==> inputs of v29 <==
==> flow/design.v (excerpt) <==
module SP_wocg(
	clk,
	rst_n,
	in_valid,
	in_data,
	in_mode,
	out_valid,
	out_data
);
make LEC_CHECK=0 ABC_AREA=0 CAP_MARGIN=10 CELL_PAD_IN_SITES_DETAIL_PLACEMENT=2 CELL_PAD_IN_SITES_GLOBAL_PLACEMENT=3 CORE_ASPECT_RATIO=0.66 CORE_MARGIN=7 CORE_UTILIZATION=37 CTS_CLUSTER_DIAMETER=276 MAX_ROUTING_LAYER=met4 PLACE_DENSITY_LB_ADDON=0.12 SETUP_SLACK_MARGIN=-0.04 SLEW_MARGIN=20 SYNTH_MEMORY_MAX_BITS=16384 TNS_END_PERCENT=20 finish   # period 6.64 ns
run.sh (not shown) runs the stock make flow with config.mk's settings and CLKGATE_MAP_FILE=.
==> inputs of v37, as changes to v29 <==
==> flow/config.mk (replaced) <==
export PLATFORM = sky130hd
export DESIGN_NAME = SP_wocg
export DESIGN_NICKNAME = SP_wocg
export VERILOG_FILES = /design/flow/design.v
export SDC_FILE = /design/flow/constraint.sdc
export NUM_CORES = 4
export LEC_CHECK = 0
export CAP_MARGIN = 20
export CORE_MARGIN = 2
export CORE_UTILIZATION = 70
export MAX_ROUTING_LAYER = met4
export SLEW_MARGIN = 20
export SYNTH_MEMORY_MAX_BITS = 16384
==> flow/constraint.sdc (replaced) <==
create_clock -name core_clock -period 5.23 [get_ports {clk}]
set_input_delay 1.0460 -clock core_clock [delete_from_list [all_inputs] [get_ports {clk}]]
set_output_delay 1.0460 -clock core_clock [all_outputs]
set_load 0.01 [all_outputs]
==> inputs of v6, as changes to v29 <==
==> flow/config.mk (replaced) <==
export PLATFORM = sky130hd
export DESIGN_NAME = SP_wocg
export DESIGN_NICKNAME = SP_wocg
export VERILOG_FILES = /design/flow/design.v
export SDC_FILE = /design/flow/constraint.sdc
export NUM_CORES = 4
export LEC_CHECK = 0
export CAP_MARGIN = 10
export CELL_PAD_IN_SITES_GLOBAL_PLACEMENT = 0
export CORE_MARGIN = 2
export CORE_UTILIZATION = 70
export PLACE_DENSITY = 0.64
export SETUP_SLACK_MARGIN = 0.97
export SLEW_MARGIN = 20
export SYNTH_MEMORY_MAX_BITS = 16384
==> inputs of v21, as changes to v29 <==
==> flow/config.mk (replaced) <==
export PLATFORM = sky130hd
export DESIGN_NAME = SP_wocg
export DESIGN_NICKNAME = SP_wocg
export VERILOG_FILES = /design/flow/design.v
export SDC_FILE = /design/flow/constraint.sdc
export NUM_CORES = 4
export LEC_CHECK = 0
export CAP_MARGIN = 20
export CORE_MARGIN = 2
export CORE_UTILIZATION = 40
export SLEW_MARGIN = 20
export SYNTH_MEMORY_MAX_BITS = 16384
==> flow/constraint.sdc (replaced) <==
create_clock -name core_clock -period 7.58 [get_ports {clk}]
set_input_delay 1.5160 -clock core_clock [delete_from_list [all_inputs] [get_ports {clk}]]
set_output_delay 1.5160 -clock core_clock [all_outputs]
set_load 0.01 [all_outputs]
==> GITHUB_STEP_SUMMARY <==
### Yosys + OpenROAD results

| Metric | Value |
|---|---|
| Status | `finished clean` |
| # Post-CTS Setup Buffers | `0` |
| GRT Util Overall | `0.239` |
| Metal1 wirelength | `83800 um` |
| Clock network area share | `0.0324` |
| Vias in the first global route | `51.1k` |
| Fp_density | `0.403` |
Source of the figures above: v21

==> GITHUB_STEP_SUMMARY <==
### Flow metrics

| Metric | Value |
|---|---|
| Status | `stopped before the end` |
| Exit stage | `5_1_grt` |
| Error msg | `[ERROR GRT-0116] Global routing finished with congestion. Check the congestion regions in the DRC Viewer.` |
| Row count | `107` |
| Die height | `296 um` |
| GRT Util Overall | `0.836` |
| Ys cells | `6860` |
| Core area | `0.0849 sq mm` |
| Unique cell types | `122` |
| Flops after synth | `521` |
| Grt ovf | `208` |
| Synth area leaders | `dfrtp_1 22%, fa_1 14%, ha_1 11%` |
| Post-place setup slack | `-806 ps` |
| GPL Wtd Cong | `1.02` |
| # Post-CTS Setup Buffers | `265` |
| Fp_density | `0.704` |
| Post-Syn Area per Cell | `8.70 sq um` |
Source of the figures above: v37

==> GITHUB_STEP_SUMMARY <==
### Yosys + OpenROAD results

| Metric | Value |
|---|---|
| Vias in the first global route | `54.6k` |
| Clock network area share | `0.0294` |
| Status | `finished clean` |
| Count leader, synth | `nand2_1` |
| DR iter-0 viols | `7817` |
| Fp_density | `0.704` |
| # Post-CTS Setup Buffers | `123` |
| Metal1 wirelength | `75400 um` |
| GRT Util Overall | `0.426` |
Source of the figures above: v6

==> GITHUB_STEP_SUMMARY <==
### Yosys + OpenROAD results

| Metric | Value |
|---|---|
| Status | `finished clean` |
| Crit end category | `register` |
| Global route hottest layer | `met1` |
| Flops after synth | `521` |
| Hold path depth | `0` |
| Vias in the first global route | `58.6k` |
| Clock network area share | `0.0324` |
| # Post-CTS Setup Buffers | `1` |
| GRT Util Overall | `0.278` |
| Routed vias/inst | `5.94` |
| Fp_density | `0.373` |
| Clock Tree Root | `clkbuf_16` |
| Worst-Margin Slew | `1200 ps` |
| Cell area after placement | `0.0641 sq mm` |
Source of the figures above: v29



==> inputs of run a <==
Starting RTL as in the previous note.
make LEC_CHECK=0 ABC_AREA=1 CAP_MARGIN=20 CORE_ASPECT_RATIO=1.47 CORE_MARGIN=2 CORE_UTILIZATION=72 CTS_CLUSTER_DIAMETER=225 CTS_CLUSTER_SIZE=10 PLACE_DENSITY=0.39 SETUP_SLACK_MARGIN=0.8 SLEW_MARGIN=20 SYNTH_MEMORY_MAX_BITS=16384 finish   # period 2.68 ns
==> run b: changes against run a <==
==> flow/config.mk (replaced) <==
export PLATFORM = sky130hd
export DESIGN_NAME = SP_wocg
export DESIGN_NICKNAME = SP_wocg
export VERILOG_FILES = /design/flow/design.v
export SDC_FILE = /design/flow/constraint.sdc
export NUM_CORES = 4
export LEC_CHECK = 0
export ABC_AREA = 1
export CAP_MARGIN = 20
export CORE_MARGIN = 2
export CORE_UTILIZATION = 70
export CTS_CLUSTER_SIZE = 72
export SLEW_MARGIN = 20
export SYNTH_MEMORY_MAX_BITS = 16384
==> flow/constraint.sdc (replaced) <==
create_clock -name core_clock -period 5.29 [get_ports {clk}]
set_input_delay 1.0580 -clock core_clock [delete_from_list [all_inputs] [get_ports {clk}]]
set_output_delay 1.0580 -clock core_clock [all_outputs]
set_load 0.01 [all_outputs]
==> ci_impl_report.md <==
## Implementation flow summary

| Metric | Value |
|---|---|
| Rows | `roughly 110` |
| Post-DP HPWL | `between 100000 and 150000 um` |
| Run status | `did not finish` |
| Die H | `roughly 300 um` |
| Area after DPL | `roughly 67000 um2` |
| Die Span X | `297 um` |
| Tool error | `[ERROR GRT-0232] Routing congestion too high. Check the congestion heatmap in the GUI.` |
| Routability cong. | `roughly 1.0` |
| Core footprint | `approximately 85000 um2` |
| Last stage | `global routing` |
| Pre-Place Util | `70.5%` |
| Setup slack at placement | `-719 ps` |
| Placed Cells | `10145` |
| Distinct lib cells | `between 60 and 70` |
The numbers above come from run b.

==> ci_impl_report.md <==
## Implementation flow summary

| Metric | Value |
|---|---|
| Distinct lib cells | `69` |
| Die Span X | `~240 um` |
| Area after DPL | `about 77000 um2` |
| Last stage | `clock tree synthesis` |
| Core footprint | `between 80000 and 90000 um2` |
| Routability cong. | `1.13` |
| Syn avg cell area | `between 7 and 8 um2` |
| Setup slack at placement | `-3500 ps` |
| Placed Cells | `between 10000 and 15000` |
| Tool error | `[ERROR DPL-0033] detailed placement checks failed during check placement.` |
| Post-DP HPWL | `192000 um` |
| Run status | `did not finish` |
| Die H | `354 um` |
| Pre-Place Util | `72.5%` |
| Rows | `roughly 130` |
| Ys async rst share | `100%` |
The numbers above come from run a.



==> tundra: inputs <==
SP_wocg again, from the RTL that the note above started with.
clock: 5.07 ns
lec_check: 0
abc_area: 1
cap_margin: 10
cell_pad_in_sites_global_placement: 0
core_margin: 2
core_utilization: 72
cts_cluster_diameter: 188
cts_cluster_size: 37
hold_slack_margin: 0.3
place_density: 0.35
setup_slack_margin: 0.6
slew_margin: 20
synth_memory_max_bits: 16384
==> delta (differences from tundra) <==
ABC_AREA = unset   (was 1)
CAP_MARGIN = 20   (was 10)
CELL_PAD_IN_SITES_GLOBAL_PLACEMENT = unset   (was 0)
CORE_UTILIZATION = 40   (was 72)
CTS_CLUSTER_DIAMETER = unset   (was 188)
CTS_CLUSTER_SIZE = unset   (was 37)
HOLD_SLACK_MARGIN = unset   (was 0.3)
PLACE_DENSITY = unset   (was 0.35)
SETUP_SLACK_MARGIN = unset   (was 0.6)
==> flow/constraint.sdc (replaced) <==
create_clock -name core_clock -period 8.0 [get_ports {clk}]
set_input_delay 1.6000 -clock core_clock [delete_from_list [all_inputs] [get_ports {clk}]]
set_output_delay 1.6000 -clock core_clock [all_outputs]
set_load 0.01 [all_outputs]
==> violet (differences from tundra) <==
CAP_MARGIN = 20   (was 10)
CELL_PAD_IN_SITES_GLOBAL_PLACEMENT = unset   (was 0)
CORE_UTILIZATION = 64   (was 72)
CTS_CLUSTER_DIAMETER = unset   (was 188)
CTS_CLUSTER_SIZE = unset   (was 37)
HOLD_SLACK_MARGIN = unset   (was 0.3)
PLACE_DENSITY = unset   (was 0.35)
SETUP_SLACK_MARGIN = 1.88   (was 0.6)
==> flow/constraint.sdc (replaced) <==
create_clock -name core_clock -period 8.26 [get_ports {clk}]
set_input_delay 1.6520 -clock core_clock [delete_from_list [all_inputs] [get_ports {clk}]]
set_output_delay 1.6520 -clock core_clock [all_outputs]
set_load 0.01 [all_outputs]
==> job_summary.md <==
## Implementation flow summary

| Metric | Value |
|---|---|
| Number of standard cells reported by yosys | `6860` |
| Residual overflow from global routing | `0` |
| Outcome | `timing/DRC/antenna clean` |
| Core Rows | `141` |
| Cell area after placement | `0.0622 mm2` |
# the run above: delta

==> job_summary.md <==
## Implementation flow summary

| Metric | Value |
|---|---|
| Cell area after placement | `0.0616 mm2` |
| PnR worst setup slack | `2.11 ns` |
| Outcome | `timing/DRC/antenna clean` |
| Number of standard cells reported by yosys | `8443` |
| Share of cell area taken by flip-flops and latches | `20.3%` |
| Residual overflow from global routing | `0` |
| Cell at the root of the clock tree | `clkbuf_16` |
| Highest routed metal layer | `met5` |
| Worst hold slack | `0.420 ns` |
| Core Rows | `112` |
# the run above: violet

==> job_summary.md <==
### Yosys + OpenROAD results

| Metric | Value |
|---|---|
| Outcome | `stopped before the end` |
| Stage where the run ended | `5_1_grt` |
| Halt Reason | `[ERROR GRT-0116] Global routing finished with congestion. Check the congestion regions in the DRC Viewer.` |
| Residual overflow from global routing | `376` |
| Floorplan Core Area | `0.0824 mm2` |
| Number of different library cells in the post-synthesis netlist | `69` |
| Setup slack at placement | `-0.801 ns` |
| Number of standard cells reported by yosys | `8443` |
| Cell area after placement | `0.0686 mm2` |
| Count of placed standard cells including taps | `10.2k` |
# the run above: tundra

